==> lagoon: inputs <==
==> flow/design.v <==
`timescale 1ns / 1ps
module compression(
    input [31:0] Ki, Wi,
    input [31:0] ain, bin, cin, din, ein, fin, gin, hin,
    output [31:0] aout, bout, cout, dout, eout, fout, gout, hout
    );
    wire [31:0] S0, S1, T1, T2, Ch_efg, Maj_abc;
    assign S0 = ({ain[1:0],ain[31:2]}) ^ ({ain[12:0],ain[31:13]}) ^ ({ain[21:0],ain[31:22]});
    assign S1 = ({ein[5:0],ein[31:6]}) ^ ({ein[10:0],ein[31:11]}) ^ ({ein[24:0],ein[31:25]});
    assign Maj_abc = (ain & bin) ^ (ain & cin) ^ (bin & cin);
    assign Ch_efg = (ein & fin) ^ (~ein & gin);
    assign T1 = hin + S1 + Ch_efg + Ki + Wi;
    assign T2 = S0 + Maj_abc;
    assign aout = T1 + T2;
    assign bout = ain;
    assign cout = bin;
    assign dout = cin;
    assign eout = din + T1;
    assign fout = ein;
    assign gout = fin;
    assign hout = gin;
endmodule
`timescale 1ns / 1ps
module sigma0(
    input [31:0] X,
    output [31:0] Y
    );
    assign Y = {X[6:0], X[31:7]} ^ {X[17:0], X[31:18]} ^ {3'b000, X[31:3]};
endmodule
module sigma1(
    input [31:0] X,
    output [31:0] Y
    );
    assign Y = {X[16:0], X[31:17]} ^ {X[18:0], X[31:19]} ^ {10'b0000000000, X[31:10]};
endmodule
module expander(
    input [31:0] Wm16, Wm15, Wm7, Wm2,
    output [31:0] Wnext
    );
    wire [31:0] sigmaL0Out, sigmaL1Out;
    sigma0 s0(.X(Wm15), .Y(sigmaL0Out));
    sigma1 s1(.X(Wm2), .Y(sigmaL1Out));
    assign Wnext = sigmaL1Out + Wm7 + sigmaL0Out + Wm16;
endmodule
`timescale 1ns / 1ps
module sha256_core(
    input clk, rst_n,
    input start,                
    input init,                 
    input [511:0] block,        
    output reg ready,
    output reg done,
    output [255:0] hash
    );
    localparam
        H01 = 32'h6A09E667,
        H02 = 32'hBB67AE85,
        H03 = 32'h3C6EF372,
        H04 = 32'hA54FF53A,
        H05 = 32'h510E527F,
        H06 = 32'h9B05688C,
        H07 = 32'h1F83D9AB,
        H08 = 32'h5BE0CD19;
    reg [31:0] H0, H1, H2, H3, H4, H5, H6, H7;
    reg [31:0] a, b, c, d, e, f, g, h;
    reg [31:0] W [0:15];
    reg [6:0] counter;
    reg busy;
    reg [31:0] Ki;
    always @(*)
        begin
            case(counter[5:0])
            6'd0:  Ki = 32'h428a2f98; 6'd1:  Ki = 32'h71374491; 6'd2:  Ki = 32'hb5c0fbcf; 6'd3:  Ki = 32'he9b5dba5;
            6'd4:  Ki = 32'h3956c25b; 6'd5:  Ki = 32'h59f111f1; 6'd6:  Ki = 32'h923f82a4; 6'd7:  Ki = 32'hab1c5ed5;
            6'd8:  Ki = 32'hd807aa98; 6'd9:  Ki = 32'h12835b01; 6'd10: Ki = 32'h243185be; 6'd11: Ki = 32'h550c7dc3;
            6'd12: Ki = 32'h72be5d74; 6'd13: Ki = 32'h80deb1fe; 6'd14: Ki = 32'h9bdc06a7; 6'd15: Ki = 32'hc19bf174;
            6'd16: Ki = 32'he49b69c1; 6'd17: Ki = 32'hefbe4786; 6'd18: Ki = 32'h0fc19dc6; 6'd19: Ki = 32'h240ca1cc;
            6'd20: Ki = 32'h2de92c6f; 6'd21: Ki = 32'h4a7484aa; 6'd22: Ki = 32'h5cb0a9dc; 6'd23: Ki = 32'h76f988da;
            6'd24: Ki = 32'h983e5152; 6'd25: Ki = 32'ha831c66d; 6'd26: Ki = 32'hb00327c8; 6'd27: Ki = 32'hbf597fc7;
            6'd28: Ki = 32'hc6e00bf3; 6'd29: Ki = 32'hd5a79147; 6'd30: Ki = 32'h06ca6351; 6'd31: Ki = 32'h14292967;
            6'd32: Ki = 32'h27b70a85; 6'd33: Ki = 32'h2e1b2138; 6'd34: Ki = 32'h4d2c6dfc; 6'd35: Ki = 32'h53380d13;
            6'd36: Ki = 32'h650a7354; 6'd37: Ki = 32'h766a0abb; 6'd38: Ki = 32'h81c2c92e; 6'd39: Ki = 32'h92722c85;
            6'd40: Ki = 32'ha2bfe8a1; 6'd41: Ki = 32'ha81a664b; 6'd42: Ki = 32'hc24b8b70; 6'd43: Ki = 32'hc76c51a3;
            6'd44: Ki = 32'hd192e819; 6'd45: Ki = 32'hd6990624; 6'd46: Ki = 32'hf40e3585; 6'd47: Ki = 32'h106aa070;
            6'd48: Ki = 32'h19a4c116; 6'd49: Ki = 32'h1e376c08; 6'd50: Ki = 32'h2748774c; 6'd51: Ki = 32'h34b0bcb5;
            6'd52: Ki = 32'h391c0cb3; 6'd53: Ki = 32'h4ed8aa4a; 6'd54: Ki = 32'h5b9cca4f; 6'd55: Ki = 32'h682e6ff3;
            6'd56: Ki = 32'h748f82ee; 6'd57: Ki = 32'h78a5636f; 6'd58: Ki = 32'h84c87814; 6'd59: Ki = 32'h8cc70208;
            6'd60: Ki = 32'h90befffa; 6'd61: Ki = 32'ha4506ceb; 6'd62: Ki = 32'hbef9a3f7; default: Ki = 32'hc67178f2;
            endcase
        end
    wire [31:0] an, bn, cn, dn, en, fn, gn, hn;
    wire [31:0] Wnext;
    compression u_compression(
        .Ki(Ki), .Wi(W[0]),
        .ain(a), .bin(b), .cin(c), .din(d), .ein(e), .fin(f), .gin(g), .hin(h),
        .aout(an), .bout(bn), .cout(cn), .dout(dn), .eout(en), .fout(fn), .gout(gn), .hout(hn)
        );
    expander u_expander(
        .Wm16(W[0]), .Wm15(W[1]), .Wm7(W[9]), .Wm2(W[14]),
        .Wnext(Wnext)
        );
    assign hash = {H0, H1, H2, H3, H4, H5, H6, H7};
    integer i;
    always @(posedge clk)
        begin
            if (~rst_n)
                begin
                    H0 <= H01; H1 <= H02; H2 <= H03; H3 <= H04;
                    H4 <= H05; H5 <= H06; H6 <= H07; H7 <= H08;
                    counter <= 0;
                    busy <= 0;
                    ready <= 1;
                    done <= 0;
                end
            else
                begin
                    done <= 0;
                    if (ready && start)
                        begin
                            if (init)
                                begin
                                    H0 <= H01; H1 <= H02; H2 <= H03; H3 <= H04;
                                    H4 <= H05; H5 <= H06; H6 <= H07; H7 <= H08;
                                    a <= H01; b <= H02; c <= H03; d <= H04;
                                    e <= H05; f <= H06; g <= H07; h <= H08;
                                end
                            else
                                begin
                                    a <= H0; b <= H1; c <= H2; d <= H3;
                                    e <= H4; f <= H5; g <= H6; h <= H7;
                                end
                            for (i = 0; i < 16; i = i + 1)
                                W[i] <= block[511-32*i -: 32];
                            counter <= 0;
                            busy <= 1;
                            ready <= 0;
                        end
                    else if (busy)
                        begin
                            if (counter == 64)
                                begin
                                    H0 <= H0 + a; H1 <= H1 + b; H2 <= H2 + c; H3 <= H3 + d;
                                    H4 <= H4 + e; H5 <= H5 + f; H6 <= H6 + g; H7 <= H7 + h;
                                    busy <= 0;
                                    ready <= 1;
                                    done <= 1;
                                end
                            else
                                begin
                                    a <= an; b <= bn; c <= cn; d <= dn;
                                    e <= en; f <= fn; g <= gn; h <= hn;
                                    for (i = 0; i < 15; i = i + 1)
                                        W[i] <= W[i+1];
                                    W[15] <= Wnext;
                                    counter <= counter + 1;
                                end
                        end
                end
        end
endmodule
==> flow/run.sh <==
#!/bin/bash
# the make line also repeats each setting of config.mk as NAME=value (left out here)
make -C /OpenROAD-flow-scripts/flow DESIGN_CONFIG=/design/flow/config.mk WORK_HOME=/design/flow/orfs CLKGATE_MAP_FILE= finish
==> flow/config.mk <==
export PLATFORM = sky130hd
export DESIGN_NAME = sha256_core
export DESIGN_NICKNAME = sha256_core
export VERILOG_FILES = /design/flow/design.v
export SDC_FILE = /design/flow/constraint.sdc
export NUM_CORES = 4
export LEC_CHECK = 0
export ABC_AREA = 1
export CAP_MARGIN = 35
export CORE_MARGIN = 2
export CORE_UTILIZATION = 71
export CTS_CLUSTER_DIAMETER = 329
export CTS_CLUSTER_SIZE = 39
export HOLD_SLACK_MARGIN = 0.3
export MAX_ROUTING_LAYER = met4
export PLACE_DENSITY = 0.64
export SETUP_SLACK_MARGIN = 0.67
export SLEW_MARGIN = 20
export TNS_END_PERCENT = 5
==> flow/constraint.sdc <==
create_clock -name core_clock -period 4.31 [get_ports {clk}]
set_input_delay 0.8620 -clock core_clock [delete_from_list [all_inputs] [get_ports {clk}]]
set_output_delay 0.8620 -clock core_clock [all_outputs]
set_load 0.01 [all_outputs]
==> inputs of yarrow, as changes to lagoon <==
==> flow/config.mk (replaced) <==
export PLATFORM = sky130hd
export DESIGN_NAME = sha256_core
export DESIGN_NICKNAME = sha256_core
export VERILOG_FILES = /design/flow/design.v
export SDC_FILE = /design/flow/constraint.sdc
export NUM_CORES = 4
export LEC_CHECK = 0
export ABC_AREA = 1
export CAP_MARGIN = 20
export CORE_MARGIN = 2
export CORE_UTILIZATION = 58
export HOLD_SLACK_MARGIN = 0.28
export SLEW_MARGIN = 20
export TNS_END_PERCENT = 5
==> flow/constraint.sdc (replaced) <==
create_clock -name core_clock -period 5.08 [get_ports {clk}]
set_input_delay 1.0160 -clock core_clock [delete_from_list [all_inputs] [get_ports {clk}]]
set_output_delay 1.0160 -clock core_clock [all_outputs]
set_load 0.01 [all_outputs]
==> inputs of ember, as changes to lagoon <==
==> flow/config.mk (replaced) <==
export PLATFORM = sky130hd
export DESIGN_NAME = sha256_core
export DESIGN_NICKNAME = sha256_core
export VERILOG_FILES = /design/flow/design.v
export SDC_FILE = /design/flow/constraint.sdc
export NUM_CORES = 4
export LEC_CHECK = 0
export ABC_AREA = 1
export CAP_MARGIN = 20
export CORE_MARGIN = 2
export CORE_UTILIZATION = 71
export PLACE_DENSITY_LB_ADDON = 0.11
export SETUP_SLACK_MARGIN = 1.87
export SLEW_MARGIN = 20
==> flow/constraint.sdc (replaced) <==
create_clock -name core_clock -period 6.67 [get_ports {clk}]
set_input_delay 1.3340 -clock core_clock [delete_from_list [all_inputs] [get_ports {clk}]]
set_output_delay 1.3340 -clock core_clock [all_outputs]
set_load 0.01 [all_outputs]
==> notes <==
- In area after synthesis, ember and lagoon do not differ.
- lagoon died in 5_1_grt with GRT-0232. yarrow completed and failed the layout checks on setup timing. ember ended with an error in 5_1_grt (GRT-0232).
- In synthesized cell count, yarrow and ember do not differ.
- Against yarrow, the die area of ember is smaller by about 18%.
